Design ram_tester, start of the top module:
module ram_tester
#(
     parameter AXI_ID           = 0
)
(
     input          clk_i
    ,input          rst_i
    ,input          cfg_awvalid_i
    ,input  [31:0]  cfg_awaddr_i
    ,input          cfg_wvalid_i
    ,input  [31:0]  cfg_wdata_i
    ,input  [3:0]   cfg_wstrb_i
    ,input          cfg_bready_i
    ,input          cfg_arvalid_i
    ,input  [31:0]  cfg_araddr_i
    ,input          cfg_rready_i
    ,input          outport_awready_i
    ,input          outport_wready_i
    ,input          outport_bvalid_i
    ,input  [1:0]   outport_bresp_i
    ,input  [3:0]   outport_bid_i
    ,input          outport_arready_i
    ,input          outport_rvalid_i
    ,input  [31:0]  outport_rdata_i
    ,input  [1:0]   outport_rresp_i
    ,input  [3:0]   outport_rid_i
    ,input          outport_rlast_i
    ,output         cfg_awready_o
    ,output         cfg_wready_o
    ,output         cfg_bvalid_o
    ,output [1:0]   cfg_bresp_o
    ,output         cfg_arready_o
    ,output         cfg_rvalid_o
    ,output [31:0]  cfg_rdata_o
    ,output [1:0]   cfg_rresp_o
    ,output         outport_awvalid_o
    ,output [31:0]  outport_awaddr_o
    ,output [3:0]   outport_awid_o
    ,output [7:0]   outport_awlen_o
  ...
Size: about 4,100 cells after synthesis, ~1,000 flip-flops, about 330 I/O pins.
export LEC_CHECK = 0
export CAP_MARGIN = 5
export CELL_PAD_IN_SITES_DETAIL_PLACEMENT = 1
export CELL_PAD_IN_SITES_GLOBAL_PLACEMENT = 1
export CORE_ASPECT_RATIO = 1.3
export CORE_MARGIN = 6
export CORE_UTILIZATION = 37
export CTS_CLUSTER_DIAMETER = 73
export GPL_ROUTABILITY_DRIVEN = 1
export GPL_TIMING_DRIVEN = 1
export MAX_ROUTING_LAYER = met5
export MIN_ROUTING_LAYER = met1
export PLACE_DENSITY = 0.42
export SLEW_MARGIN = 40
export TNS_END_PERCENT = 20
create_clock -name core_clock -period 6.5 [get_ports {clk_i}]
run.sh (not shown) runs the stock make flow with config.mk's settings and CLKGATE_MAP_FILE=.
Edit:
==> flow/config.mk (replaced) <==
export PLATFORM = sky130hd
export DESIGN_NAME = ram_tester
export DESIGN_NICKNAME = ram_tester
export VERILOG_FILES = /design/flow/design.v
export SDC_FILE = /design/flow/constraint.sdc
export NUM_CORES = 4
export LEC_CHECK = 0
export CAP_MARGIN = 20
export CORE_MARGIN = 2
export CORE_UTILIZATION = 57
export SLEW_MARGIN = 20
==> flow/constraint.sdc (replaced) <==
create_clock -name core_clock -period 5.32 [get_ports {clk_i}]
set_input_delay 1.0640 -clock core_clock [delete_from_list [all_inputs] [get_ports {clk_i}]]
set_output_delay 1.0640 -clock core_clock [all_outputs]
set_load 0.01 [all_outputs]
After rerunning: Now the flow produced a layout that fails on negative setup slack; via count rose by 1.1%; hold slack loses 3.1 ps; power rose by 23%; final area rose by 0.46%; sequential power rose by about 20%; routed wire length fell by 17%; fmax rose by 1.3%; global-route usage rose by 8.6 points; cell count fell by 8.6%.
Edit:
--- a/flow/config.mk
+++ b/flow/config.mk
@@ -7,0 +8 @@
+export ABC_AREA = 1
@@ -8,0 +10 @@
+export CORE_ASPECT_RATIO = 1.33
@@ -10 +12,4 @@
-export CORE_UTILIZATION = 57
+export CORE_UTILIZATION = 72
+export CTS_CLUSTER_DIAMETER = 385
+export CTS_CLUSTER_SIZE = 100
+export PLACE_DENSITY = 0.36
==> flow/constraint.sdc (replaced) <==
create_clock -name core_clock -period 3.59 [get_ports {clk_i}]
set_input_delay 0.7180 -clock core_clock [delete_from_list [all_inputs] [get_ports {clk_i}]]
set_output_delay 0.7180 -clock core_clock [all_outputs]
set_load 0.01 [all_outputs]
Effect: Now the flow ended with an error in global routing; area after synthesis is higher by 3.6%; die size is lower by 18%; synthesized cell count is higher by 26%.
Edit:
--- a/flow/config.mk
+++ b/flow/config.mk
@@ -8 +7,0 @@
-export ABC_AREA = 1
@@ -10 +8,0 @@
-export CORE_ASPECT_RATIO = 1.33
@@ -12,4 +10,3 @@
-export CORE_UTILIZATION = 72
-export CTS_CLUSTER_DIAMETER = 385
-export CTS_CLUSTER_SIZE = 100
-export PLACE_DENSITY = 0.36
+export CORE_UTILIZATION = 71
+export CTS_CLUSTER_DIAMETER = 38
+export CTS_CLUSTER_SIZE = 31
==> flow/constraint.sdc (replaced) <==
create_clock -name core_clock -period 8.86 [get_ports {clk_i}]
set_input_delay 1.7720 -clock core_clock [delete_from_list [all_inputs] [get_ports {clk_i}]]
set_output_delay 1.7720 -clock core_clock [all_outputs]
set_load 0.01 [all_outputs]
The changed run completed without violations.
Die size went down by 2.1%.
Synthesized area went down by 3.5%.
Synthesized cell count went down by 20%.
Edit:
--- a/flow/config.mk
+++ b/flow/config.mk
@@ -10,3 +10,5 @@
-export CORE_UTILIZATION = 71
-export CTS_CLUSTER_DIAMETER = 38
-export CTS_CLUSTER_SIZE = 31
+export CORE_UTILIZATION = 40
+export CTS_CLUSTER_DIAMETER = 228
+export GPL_TIMING_DRIVEN = 0
+export MAX_ROUTING_LAYER = met4
+export SETUP_SLACK_MARGIN = 2.12
==> flow/constraint.sdc (replaced) <==
create_clock -name core_clock -period 10.0 [get_ports {clk_i}]
set_input_delay 2.0000 -clock core_clock [delete_from_list [all_inputs] [get_ports {clk_i}]]
set_output_delay 2.0000 -clock core_clock [all_outputs]
set_load 0.01 [all_outputs]
Effect: The new run ran to the end with no violations; clock power fell by 31%; wire length rose by 11%; final cell count rose by 17%; clock-buffer cell count fell by 9; worst setup slack gets better by 1600 ps; sequential share of layout area fell by 1.1 points; worst hold slack hardly moves.

harbor:
Starting RTL as in the previous note.
clock: 5.85 ns
lec_check: 0
cap_margin: 20
core_margin: 2
core_utilization: 72
place_density: 0.65
setup_slack_margin: 0.83
slew_margin: 20
Although harbor finished all stages, its layout failed final checks on setup timing.
--- input diff harbor..lagoon ---
- ABC_AREA now 1, previously not set
- PLACE_DENSITY now 0.39, was 0.65
- CTS_CLUSTER_SIZE now 88, previously not set
- TNS_END_PERCENT now 15, previously not set
- CORE_ASPECT_RATIO now 1.34, previously not set
- SETUP_SLACK_MARGIN now 0.5, was 0.83
- the clock period (ns, I/O delays scaled along) now 8.32, was 5.85
- lagoon did not stop at any stage, and its layout met the timing, DRC and antenna checks.
- Finished, but not clean: harbor, with setup timing.
- harbor has a lower wire length than lagoon.
- On final setup slack of the worst path: lagoon sits above harbor.
- Compared with harbor, in lagoon clock network fraction of design power shows an increase of 4.0 points; average cell area after synthesis shows a reduction of 18%; power dissipated in combinational cells shows a reduction of 53%; total routed wire length on the met1 layer shows no meaningful change; finished layout cell area shows a reduction of 2.3%.
[inputs] juniper vs lagoon
- CORE_ASPECT_RATIO removed (was 1.34)
- SETUP_SLACK_MARGIN changed from 0.5 to -0.38
- PLACE_DENSITY changed from 0.39 to 0.65
- CAP_MARGIN changed from 20 to 5
- CTS_CLUSTER_SIZE changed from 88 to 41
- TNS_END_PERCENT removed (was 15)
- the clock period (ns, I/O delays scaled along) changed from 8.32 to 5.27
### Flow results
Cmp lagoon and juniper / part of the total power dissipated in combinational logic / lower: lagoon
The flow completed for juniper, but it is not clean: the layout still shows setup timing.
In the reports for lagoon and juniper, the larger largest net degree at the start of global routing belongs to juniper.
Compared with lagoon, juniper shows a global-route wire length before repair that is 990 um higher.
From lagoon to juniper the numbers moved as follows: worst clock skew on the final layout shows an increase of 8.3 ps, met1 usage shows an increase of 4.1 points.
#### Input delta (xenon over juniper)
- CAP_MARGIN: 5 -> 20
- CTS_CLUSTER_SIZE: 41 -> unset
- ABC_AREA: 1 -> unset
- CORE_UTILIZATION: 72 -> 40
- PLACE_DENSITY: 0.65 -> unset
- SETUP_SLACK_MARGIN: -0.38 -> unset
- the clock period (ns, I/O delays scaled along): 5.27 -> 8.96
Findings:
Looking across juniper and xenon, the single run that reached the end with no open violations was xenon.
[juniper] flow finished | final checks: failed | reasons: setup timing
Final period utilization (xenon over juniper): decrease, 15 points
Of the two candidates, juniper has the worse final worst-path setup slack and xenon the better one.
Of the two values seen for critical-path cell with the highest stage delay, dfrtp_1 was produced by juniper and mux2i_1 by xenon.
Relative to juniper, xenon improves post-placement worst setup slack.
Comparing juniper and xenon, sequential logic power is higher on juniper.
juniper has higher total detailed-routing wirelength than xenon.
xenon vs. juniper: global-route usage -21 points, proportion of cell area occupied by registers increased by 2.7 points relative to the old numbers, synthesized cell count down 20%, via count shrank by 7826, starting density of the core went down 33 points.
Launching element of the worst setup path: ram_test_end_addr_q[2] -> xenon, ram_test_end_addr_q[3] -> juniper
Die: xenon bigger than juniper
Changes in maple relative to xenon:
- ABC_AREA now 1, previously not set
- CORE_UTILIZATION now 72, was 40
- CTS_CLUSTER_SIZE now 100, previously not set
- CTS_CLUSTER_DIAMETER now 385, previously not set
- CORE_ASPECT_RATIO now 1.33, previously not set
- the clock period (ns, I/O delays scaled along) now 3.59, was 8.96
[summary]
Seen in the log of maple: GRT-0232 during global routing (5_1_grt), after which the run never completed. Die: maple smaller than xenon. Floorplan-stage core utilization up 32 points in maple wrt xenon. Compared with xenon, in maple post-cts repair resize count went up, core box area saw a decrease.

job 5324:
Starting RTL as in the previous note.
Settings: LEC_CHECK=0, CAP_MARGIN=10, CORE_MARGIN=2, CORE_UTILIZATION=72, CTS_CLUSTER_DIAMETER=357, CTS_CLUSTER_SIZE=31, PLACE_DENSITY=0.65, SETUP_SLACK_MARGIN=1.22, SLEW_MARGIN=20; clock period 4.98 ns.
The log for job 5324 ends in 5_1_grt with error DPL-0033, so the run never completed.
What job 2395 does differently from job 5324 at the input level:
- CORE_UTILIZATION now 40, was 72
- CTS_CLUSTER_SIZE no longer set, was 31
- CTS_CLUSTER_DIAMETER no longer set, was 357
- PLACE_DENSITY no longer set, was 0.65
- CAP_MARGIN now 20, was 10
- SETUP_SLACK_MARGIN no longer set, was 1.22
- the clock period (ns, I/O delays scaled along) now 6.26, was 4.98
Results
Every stage of job 2395 finished as expected; the final checks, on the other hand, flagged negative setup slack, which means the layout fails. The higher count of instances resized after the clock tree is built of job 2395 and job 5324 is in job 5324. Number of H-tree levels: lower on job 5324. Job 5324 -> job 2395: sequential element share of the synthesized area delta 0, exact match. Number of standard cells after synthesis came out exactly the same in job 2395 and job 5324. Against job 5324, half-perimeter wire length of the detailed placement result in job 2395 came out worse. From job 5324 to job 2395, simple logic cell fraction of the synthesized area did not move at all. Comparing job 5324 with job 2395, the total number of clock tree sinks came out essentially unchanged. Compared with job 5324, in job 2395 I/O pin count ~0 delta; placed cell area increased by about 0.43% relative to the old numbers.
--- input diff job 2395..job 9700 ---
- CTS_CLUSTER_SIZE: unset -> 83
- CORE_ASPECT_RATIO: unset -> 0.65
- CORE_UTILIZATION: 40 -> 69
- CELL_PAD_IN_SITES_DETAIL_PLACEMENT: unset -> 1
- MAX_ROUTING_LAYER: unset -> met4
- the clock period (ns, I/O delays scaled along): 6.26 -> 10.0
[summary]
Job 9700: DPL-0033 in 4_1_cts -> run aborted. Sort job 9700 and job 2395 by total instance count after detailed placement desc -> top: job 2395. Diff job 2395 -> job 9700: placed cell area shrank by 4.9%, number of rows created at floorplan went down by 49, weighted congestion at the end of routability-driven global placement increased by about 12% relative to the old numbers. Post-place setup slack: job 9700 > job 2395. On floorplan-stage core utilization: job 9700 sits above job 2395. Job 9700 -> job 2395: mapped cell area flat. Against job 2395 as the reference, job 9700 delivers a lower placeable core area. When job 9700 is measured against job 2395, its area of the die turns out 42% lower.
Inputs modified between job 9700 and job 4610:
- clearing CTS_CLUSTER_SIZE, which used to be 83
- swapping 69 for 40 in CORE_UTILIZATION
- clearing MAX_ROUTING_LAYER, which used to be met4
- clearing CORE_ASPECT_RATIO, which used to be 0.65
- putting SETUP_SLACK_MARGIN at 0.8 where nothing was set
- clearing CELL_PAD_IN_SITES_DETAIL_PLACEMENT, which used to be 1
- swapping 10.0 for 8.96 in the clock period (ns, I/O delays scaled along)
### Flow results
Job 4610 reached the end of the flow, and the finished layout is clean on the timing, DRC and antenna checks.
Placeable core region: job 4610 vs job 9700 up 73%
Number of placement rows, job 4610 vs job 9700: up by more than half
From job 4610 to job 9700, post-synthesis share of cell area spent on and-or and or-and gates did not move at all.
Minimum setup slack after placement delta (job 4610 − job 9700): unfavourable
Number of port buffers: job 4610 vs job 9700 identical
Die extent in x (job 4610 / job 9700): 1.06
Job 4610 vs. job 9700: chip area went up by 71%.
Final estimated routing congestion in global placement, job 4610 and job 9700, higher one = job 9700.
Power and IR drop assume default switching activity.
